v37:
==> flow/design.v (excerpt) <==
module processor
(
	input wire clk_i,
	input wire rst_i,
	input wire stall_i,
	output wire [31:0] addr_o,
	input wire [31:0] data_i,
	output wire [31:0] data_o,
	output wire [3:0] data_w_o,
	output wire [2:0] data_mode_o,
	input wire [7:0] extio_in,
	output wire [7:0] extio_out
);
	wire stall_cpu; wire mwait_cpu; wire irq_cpu; wire irq_ack_cpu; wire exception_cpu; wire data_b_cpu; wire data_h_cpu; wire data_access_cpu;
	wire [31:0] irq_vector_cpu; wire [31:0] inst_addr_cpu; wire [31:0] inst_in_cpu; wire [31:0] data_addr_cpu; wire [31:0] data_in_cpu; wire [31:0] data_out_cpu;
	wire [3:0] data_w_cpu;
	assign data_mode_o = {data_b_cpu,data_h_cpu,data_access_cpu};
	datapath core
	(
		.clock(clk_i),
		.reset(rst_i),
		.stall(stall_cpu),
		.mwait(mwait_cpu),
		.irq_vector(irq_vector_cpu),
		.irq(irq_cpu),
		.irq_ack(irq_ack_cpu),
		.exception(exception_cpu),
		.inst_addr(inst_addr_cpu),
		.inst_in(inst_in_cpu),
		.data_addr(data_addr_cpu),
		.data_in(data_in_cpu),
		.data_out(data_out_cpu),
		.data_w(data_w_cpu),
		.data_b(data_b_cpu),
		.data_h(data_h_cpu),
		.data_access(data_access_cpu)
	);
	interrupt_controller int_control
	(
		.clock(clk_i),
  ...
==> flow/config.mk <==
export PLATFORM = sky130hd
export DESIGN_NAME = processor
export DESIGN_NICKNAME = processor
export VERILOG_FILES = /design/flow/design.v
export SDC_FILE = /design/flow/constraint.sdc
export NUM_CORES = 4
export LEC_CHECK = 0
export ABC_AREA = 1
export CAP_MARGIN = 0
export CORE_MARGIN = 2
export CORE_UTILIZATION = 72
export PLACE_DENSITY = 0.39
export SETUP_SLACK_MARGIN = 0.37
export SLEW_MARGIN = 20
==> flow/constraint.sdc <==
create_clock -name core_clock -period 4.98 [get_ports {clk_i}]
set_input_delay 0.9960 -clock core_clock [delete_from_list [all_inputs] [get_ports {clk_i}]]
set_output_delay 0.9960 -clock core_clock [all_outputs]
set_load 0.01 [all_outputs]
run.sh (not shown) runs the stock make flow with config.mk's settings and CLKGATE_MAP_FILE=.
Status: v37 FAILED at 3_5_place_dp (tool error)
For v14, these inputs were changed with respect to v37:
- CAP_MARGIN now 20, was 0
- SETUP_SLACK_MARGIN no longer set, was 0.37
- ABC_AREA no longer set, was 1
- CTS_CLUSTER_SIZE now 99, previously not set
- PLACE_DENSITY no longer set, was 0.39
- CORE_UTILIZATION now 57, was 72
- the clock period (ns, I/O delays scaled along) now 7.07, was 4.98
## What came out
Nothing crashed in v14 and all stages finished; the problem is that the final layout failed, the offending checks being negative setup slack. Diff v37 -> v14 | synthesized cell count | decrease of 34%. Die width ends up higher on v14. Number of placement rows, v14 vs v37: up by more than 10%. Changes observed in v14 relative to v37: post-synthesis mux area share grew by 20 points; number of distinct library cells after synthesis grew by 32; area of the core grew by 17000 sq um. In v14, the yosys stat chip area came out 2.4% below the value in v37. Diff v37 -> v14: cell count listed in synth_stat.txt decreased by about 34% relative to the old numbers, total die size up 18000 sq um, cell area after synthesis went down about 2.4%, vertical die dimension picked up an extra 30 um.

* * *

## main
processor again, from the RTL that the note above started with.
## processor
module processor
(
	input wire clk_i,
	input wire rst_i,
	input wire stall_i,
	output wire [31:0] addr_o,
	input wire [31:0] data_i,
	output wire [31:0] data_o,
	output wire [3:0] data_w_o,
	output wire [2:0] data_mode_o,
	input wire [7:0] extio_in,
	output wire [7:0] extio_out
);
export LEC_CHECK = 0
export CAP_MARGIN = 20
export CELL_PAD_IN_SITES_DETAIL_PLACEMENT = 1
export CELL_PAD_IN_SITES_GLOBAL_PLACEMENT = 3
export CORE_MARGIN = 8
export CORE_UTILIZATION = 17
export CTS_CLUSTER_DIAMETER = 319
export CTS_CLUSTER_SIZE = 18
export GPL_ROUTABILITY_DRIVEN = 1
export GPL_TIMING_DRIVEN = 1
export MAX_ROUTING_LAYER = met5
export MIN_ROUTING_LAYER = met1
export SETUP_SLACK_MARGIN = 4.02
export SLEW_MARGIN = 35
export TNS_END_PERCENT = 20
create_clock -name core_clock -period 13.7 [get_ports {clk_i}]
main finished all stages; the layout is clean.
Modified inputs, the feature branch compared to main
- GPL_TIMING_DRIVEN no longer set, was 1
- CTS_CLUSTER_DIAMETER now 67, was 319
- SLEW_MARGIN now 20, was 35
- CELL_PAD_IN_SITES_GLOBAL_PLACEMENT no longer set, was 3
- TNS_END_PERCENT now 100, was 20
- CORE_UTILIZATION now 66, was 17
- CTS_CLUSTER_SIZE no longer set, was 18
- SETUP_SLACK_MARGIN now 1.72, was 4.02
- PLACE_DENSITY now 0.62, previously not set
- CORE_MARGIN now 2, was 8
- CELL_PAD_IN_SITES_DETAIL_PLACEMENT no longer set, was 1
- the clock period (ns, I/O delays scaled along) now 8.64, was 13.7
## What came out
Of main and the feature branch, only the feature branch never reached the final stage.
Total CTS buffers of the feature branch exceeds that of main by more than half.
From main to the feature branch the numbers moved as follows: flip-flop and latch count after synthesis neither gained nor lost much; placed wire-length estimate after detailed placement lower; share of synthesized area occupied by flip-flops and latches level; number of buffers inserted to repair setup after CTS shrank by about 40%.
NOTE placed instance area main->the feature branch decreased by a few percent
From the feature branch to main, boundary pin count did not move at all.
The feature branch — final weighted congestion in routability-driven placement about 19% higher, main as reference

* * *

Starting RTL as in the previous note.
clock: 12.0 ns
lec_check: 0
cap_margin: 25
core_margin: 2
core_utilization: 40
slew_margin: 5
Edit:
- CAP_MARGIN: 25 -> 20
- CORE_UTILIZATION: 40 -> 9
- SLEW_MARGIN: 5 -> 20
- clock period: 12.0 -> 16.1 ns (I/O delays scaled with it)
What happened: Routed wire length rose by 4.6%. Worst setup slack improved by 0.41 ns. Critical path depth came out higher by 4. Flip-flop count is unchanged. Power came out lower by 28%. Area after synthesis stays the same. Register-to-register slack is better by 2.1 ns. Hold slack is worse by 0.0069 ns. Clock skew fell by 0.0050 ns. Sequential share of layout area shrinks by 3.7 points. Cell area increases by 11%.
Edit:
- CORE_UTILIZATION: 9 -> 66
- MAX_ROUTING_LAYER: default -> met4
- clock period: 16.1 -> 8.5 ns (I/O delays scaled with it)
What happened:
- Now the flow never finished: it broke off in 5_1_grt on GRT-0232
- die area drops by about 90%
- synthesized area does not change
- synthesized cell count is unchanged
Edit:
- CORE_UTILIZATION: 66 -> 40
- MAX_ROUTING_LAYER: met4 -> default
- clock period: 8.5 -> 12.0 ns (I/O delays scaled with it)
Result:
- Now the flow finished clean
- area after synthesis does not change
- die area increases by about 64%
- synthesized cell count stays the same

* * *

Starting RTL as in the previous note.
==> flow/config.mk <==
export PLATFORM = sky130hd
export DESIGN_NAME = processor
export DESIGN_NICKNAME = processor
export VERILOG_FILES = /design/flow/design.v
export SDC_FILE = /design/flow/constraint.sdc
export NUM_CORES = 4
export LEC_CHECK = 0
export CAP_MARGIN = 20
export CORE_MARGIN = 2
export CORE_UTILIZATION = 65
export CTS_CLUSTER_DIAMETER = 32
export HOLD_SLACK_MARGIN = 0.3
export MAX_ROUTING_LAYER = met4
export SETUP_SLACK_MARGIN = 1.98
export SLEW_MARGIN = 20
==> flow/constraint.sdc <==
create_clock -name core_clock -period 9.79 [get_ports {clk_i}]
set_input_delay 1.9580 -clock core_clock [delete_from_list [all_inputs] [get_ports {clk_i}]]
set_output_delay 1.9580 -clock core_clock [all_outputs]
set_load 0.01 [all_outputs]
The baseline failed in global routing with GRT-0116.
==> next run, changes <==
CORE_UTILIZATION = 40   (was 65)
CTS_CLUSTER_DIAMETER = unset   (was 32)
HOLD_SLACK_MARGIN = unset   (was 0.3)
MAX_ROUTING_LAYER = unset   (was met4)
SETUP_SLACK_MARGIN = unset   (was 1.98)
clock period = 11.9 ns   (was 9.79 ns; I/O delays follow)
What happened: Now the flow completed without violations; die size goes up by 62%; synthesized cell count is unchanged; area after synthesis is unchanged.
==> next run, changes <==
CORE_UTILIZATION = 66   (was 40)
MAX_ROUTING_LAYER = met4   (was unset)
clock period = 8.4 ns   (was 11.9 ns; I/O delays follow)
This time the run stopped in global routing on GRT-0116.
Area after synthesis is unchanged.
Die area drops by 39%.
Synthesized cell count is unchanged.

* * *

## v51
processor again, from the RTL that the note above started with.
clock: 8.94 ns
lec_check: 0
cap_margin: 20
core_margin: 2
core_utilization: 66
cts_cluster_diameter: 67
cts_cluster_size: 50
gpl_routability_driven: 1
max_routing_layer: met4
min_routing_layer: met1
place_density_lb_addon: 0.01
slew_margin: 20
tns_end_percent: 10
Stage in which a tool error killed v51: global routing.
diff inputs: v51 => v16
==> flow/config.mk <==
export PLATFORM = sky130hd
export DESIGN_NAME = processor
export DESIGN_NICKNAME = processor
export VERILOG_FILES = /design/flow/design.v
export SDC_FILE = /design/flow/constraint.sdc
export NUM_CORES = 4
export LEC_CHECK = 0
export CAP_MARGIN = 20
export CORE_MARGIN = 2
export CORE_UTILIZATION = 40
export SLEW_MARGIN = 20
==> flow/constraint.sdc <==
create_clock -name core_clock -period 15.4 [get_ports {clk_i}]
set_input_delay 3.0800 -clock core_clock [delete_from_list [all_inputs] [get_ports {clk_i}]]
set_output_delay 3.0800 -clock core_clock [all_outputs]
set_load 0.01 [all_outputs]
--- outcome ---
v16 completed every stage of the flow, and the final layout passed the timing, design-rule and antenna checks. Parity-gate share of the synthesized area counting xor and xnor cells: v51 vs v16 identical. Final weighted congestion of routability-driven global placement ends up lower on v16. Number of gates resized after CTS (v16 over v51): decrease, 125. v51 → v16: total number of placement rows higher; placeable core region went up. Of v51 and v16, the lower minimum setup slack after placement belongs to v51.
Edits applied to the flow inputs when going from v16 to v44:
diff --git a/flow/config.mk b/flow/config.mk
--- a/flow/config.mk
+++ b/flow/config.mk
@@ -9,3 +9,3 @@
 export CORE_MARGIN = 2
-export CORE_UTILIZATION = 40
+export CORE_UTILIZATION = 23
 export SLEW_MARGIN = 20
==> flow/constraint.sdc <==
create_clock -name core_clock -period 11.9 [get_ports {clk_i}]
set_input_delay 2.3800 -clock core_clock [delete_from_list [all_inputs] [get_ports {clk_i}]]
set_output_delay 2.3800 -clock core_clock [all_outputs]
set_load 0.01 [all_outputs]
## What came out
v44 vs. v16: instance area after placement saw an increase; total global routing track utilization down 16 points; half-perimeter wire length of the detailed placement result climbed 0.67%. In v44 the number of buffers inserted during clock tree synthesis turned out 1.1% lower than in v16. Met1 track demand over resource, v16 and v44: larger value in v16. Number of global-route vias before repair: v44 vs v16 — no meaningful difference. Between v16 and v44, the difference in residual overflow from global routing is negligible.

* * *

processor again, from the RTL that the note above started with.
Settings: LEC_CHECK=0, ABC_AREA=1, CAP_MARGIN=0, CORE_MARGIN=2, CORE_UTILIZATION=72, CTS_CLUSTER_SIZE=10, PLACE_DENSITY=0.78, SETUP_SLACK_MARGIN=0.37, SLEW_MARGIN=20; clock period 4.98 ns.
The baseline ended with an error in detailed placement (3_5_place_dp), error DPL-0033.
Edit:
ABC_AREA = not set   (was 1)
CAP_MARGIN = 20   (was 0)
CORE_UTILIZATION = 70   (was 72)
CTS_CLUSTER_SIZE = not set   (was 10)
MAX_ROUTING_LAYER = met4   (was not set)
PLACE_DENSITY = not set   (was 0.78)
SETUP_SLACK_MARGIN = not set   (was 0.37)
clock period = 8.72 ns   (was 4.98 ns; I/O delays follow)
Outcome: With this change the flow died in global routing (5_1_grt) on GRT-0116. Synthesized cell count fell by a quarter to a third. Area after synthesis went down by a few percent. Die size rose slightly.

* * *

processor again, from the RTL that the note above started with.
clock: 9.79 ns
lec_check: 0
cap_margin: 20
core_margin: 2
core_utilization: 65
cts_cluster_diameter: 32
max_routing_layer: met4
setup_slack_margin: 1.98
slew_margin: 20
tns_end_percent: 5
The baseline stopped in global routing.
==> next run, changes <==
--- a/flow/config.mk
+++ b/flow/config.mk
@@ -9,7 +9,3 @@
 export CORE_MARGIN = 2
-export CORE_UTILIZATION = 65
-export CTS_CLUSTER_DIAMETER = 32
-export MAX_ROUTING_LAYER = met4
-export SETUP_SLACK_MARGIN = 1.98
+export CORE_UTILIZATION = 44
 export SLEW_MARGIN = 20
-export TNS_END_PERCENT = 5
==> flow/constraint.sdc (replaced) <==
create_clock -name core_clock -period 8.89 [get_ports {clk_i}]
set_input_delay 1.7780 -clock core_clock [delete_from_list [all_inputs] [get_ports {clk_i}]]
set_output_delay 1.7780 -clock core_clock [all_outputs]
set_load 0.01 [all_outputs]
Outcome: Now the flow reached the layout checks and failed them: negative setup slack; area after synthesis stays the same; die size goes up by 47%; synthesized cell count stays the same.
==> next run, changes <==
--- a/flow/config.mk
+++ b/flow/config.mk
@@ -9,3 +9,5 @@
 export CORE_MARGIN = 2
-export CORE_UTILIZATION = 44
+export CORE_UTILIZATION = 61
+export CTS_CLUSTER_DIAMETER = 32
+export SETUP_SLACK_MARGIN = 1.98
 export SLEW_MARGIN = 20
==> flow/constraint.sdc (replaced) <==
create_clock -name core_clock -period 9.79 [get_ports {clk_i}]
set_input_delay 1.9580 -clock core_clock [delete_from_list [all_inputs] [get_ports {clk_i}]]
set_output_delay 1.9580 -clock core_clock [all_outputs]
set_load 0.01 [all_outputs]
The changed run produced a layout that fails on max-capacitance violations, max-slew violations, negative setup slack.
Final area climbs slightly.
Count of clock-buffer cells in the layout rose by 68.
Global-route usage went up by 18 points.
==> next run, changes <==
--- a/flow/config.mk
+++ b/flow/config.mk
@@ -9,4 +9,6 @@
 export CORE_MARGIN = 2
-export CORE_UTILIZATION = 61
+export CORE_UTILIZATION = 64
 export CTS_CLUSTER_DIAMETER = 32
+export HOLD_SLACK_MARGIN = -0.1
+export MAX_ROUTING_LAYER = met4
 export SETUP_SLACK_MARGIN = 1.98
=>
- The changed run did not get past global routing on GRT-0232
- die size went down by about 4.6%
- synthesized cell count does not change
- area after synthesis does not change

* * *

Starting RTL as in the previous note.
export LEC_CHECK = 0
export ABC_AREA = 1
export CAP_MARGIN = 20
export CELL_PAD_IN_SITES_DETAIL_PLACEMENT = 1
export CELL_PAD_IN_SITES_GLOBAL_PLACEMENT = 1
export CORE_ASPECT_RATIO = 0.77
export CORE_MARGIN = 2
export CORE_UTILIZATION = 38
export CTS_CLUSTER_DIAMETER = 186
export GPL_ROUTABILITY_DRIVEN = 1
export GPL_TIMING_DRIVEN = 0
export HOLD_SLACK_MARGIN = 0.09
export MAX_ROUTING_LAYER = met4
export PLACE_DENSITY_LB_ADDON = 0.13
export SETUP_SLACK_MARGIN = 0.75
export SLEW_MARGIN = 20
export TNS_END_PERCENT = 90
create_clock -name core_clock -period 15.0 [get_ports {clk_i}]
Rerun with:
Settings changed: CAP_MARGIN 20 to 15, CORE_UTILIZATION 38 to 40, CTS_CLUSTER_DIAMETER 186 to default, GPL_ROUTABILITY_DRIVEN 1 to 0, GPL_TIMING_DRIVEN 0 to default, PLACE_DENSITY_LB_ADDON 0.13 to default, SETUP_SLACK_MARGIN 0.75 to default, TNS_END_PERCENT 90 to default.
Clock period 15.0 ns to 12.0 ns, I/O delays scaled along.
Outcome:
- cell area fell by 4.0%
- combinational power falls by about 1%
- final cell count went down by 5.1%
- clock skew falls by 53 ps
- via count drops by 11%
- routed wire length came out lower by 24%
- clock power grows by 25%
- global-route usage shrinks by 9.9 points

* * *

processor again, from the RTL that the note above started with.
export LEC_CHECK = 0
export CAP_MARGIN = 20
export CORE_MARGIN = 2
export CORE_UTILIZATION = 66
export CTS_CLUSTER_DIAMETER = 67
export CTS_CLUSTER_SIZE = 50
export GPL_ROUTABILITY_DRIVEN = 1
export MAX_ROUTING_LAYER = met4
export MIN_ROUTING_LAYER = met1
export PLACE_DENSITY_LB_ADDON = 0.01
export SLEW_MARGIN = 20
export TNS_END_PERCENT = 10
create_clock -name core_clock -period 8.97 [get_ports {clk_i}]
The starting point ended with an error in global routing (5_1_grt) (ODB-0269).
Then changed:
Settings changed: CTS_CLUSTER_SIZE 50 to default, PLACE_DENSITY_LB_ADDON 0.01 to 0.17.
Clock period 8.97 ns to 8.89 ns, I/O delays scaled along.
What happened: The changed run did not get past global routing (5_1_grt) with GRT-0116; die area does not change; synthesized cell count stays the same; area after synthesis is unchanged.
Power and IR drop assume default switching activity.
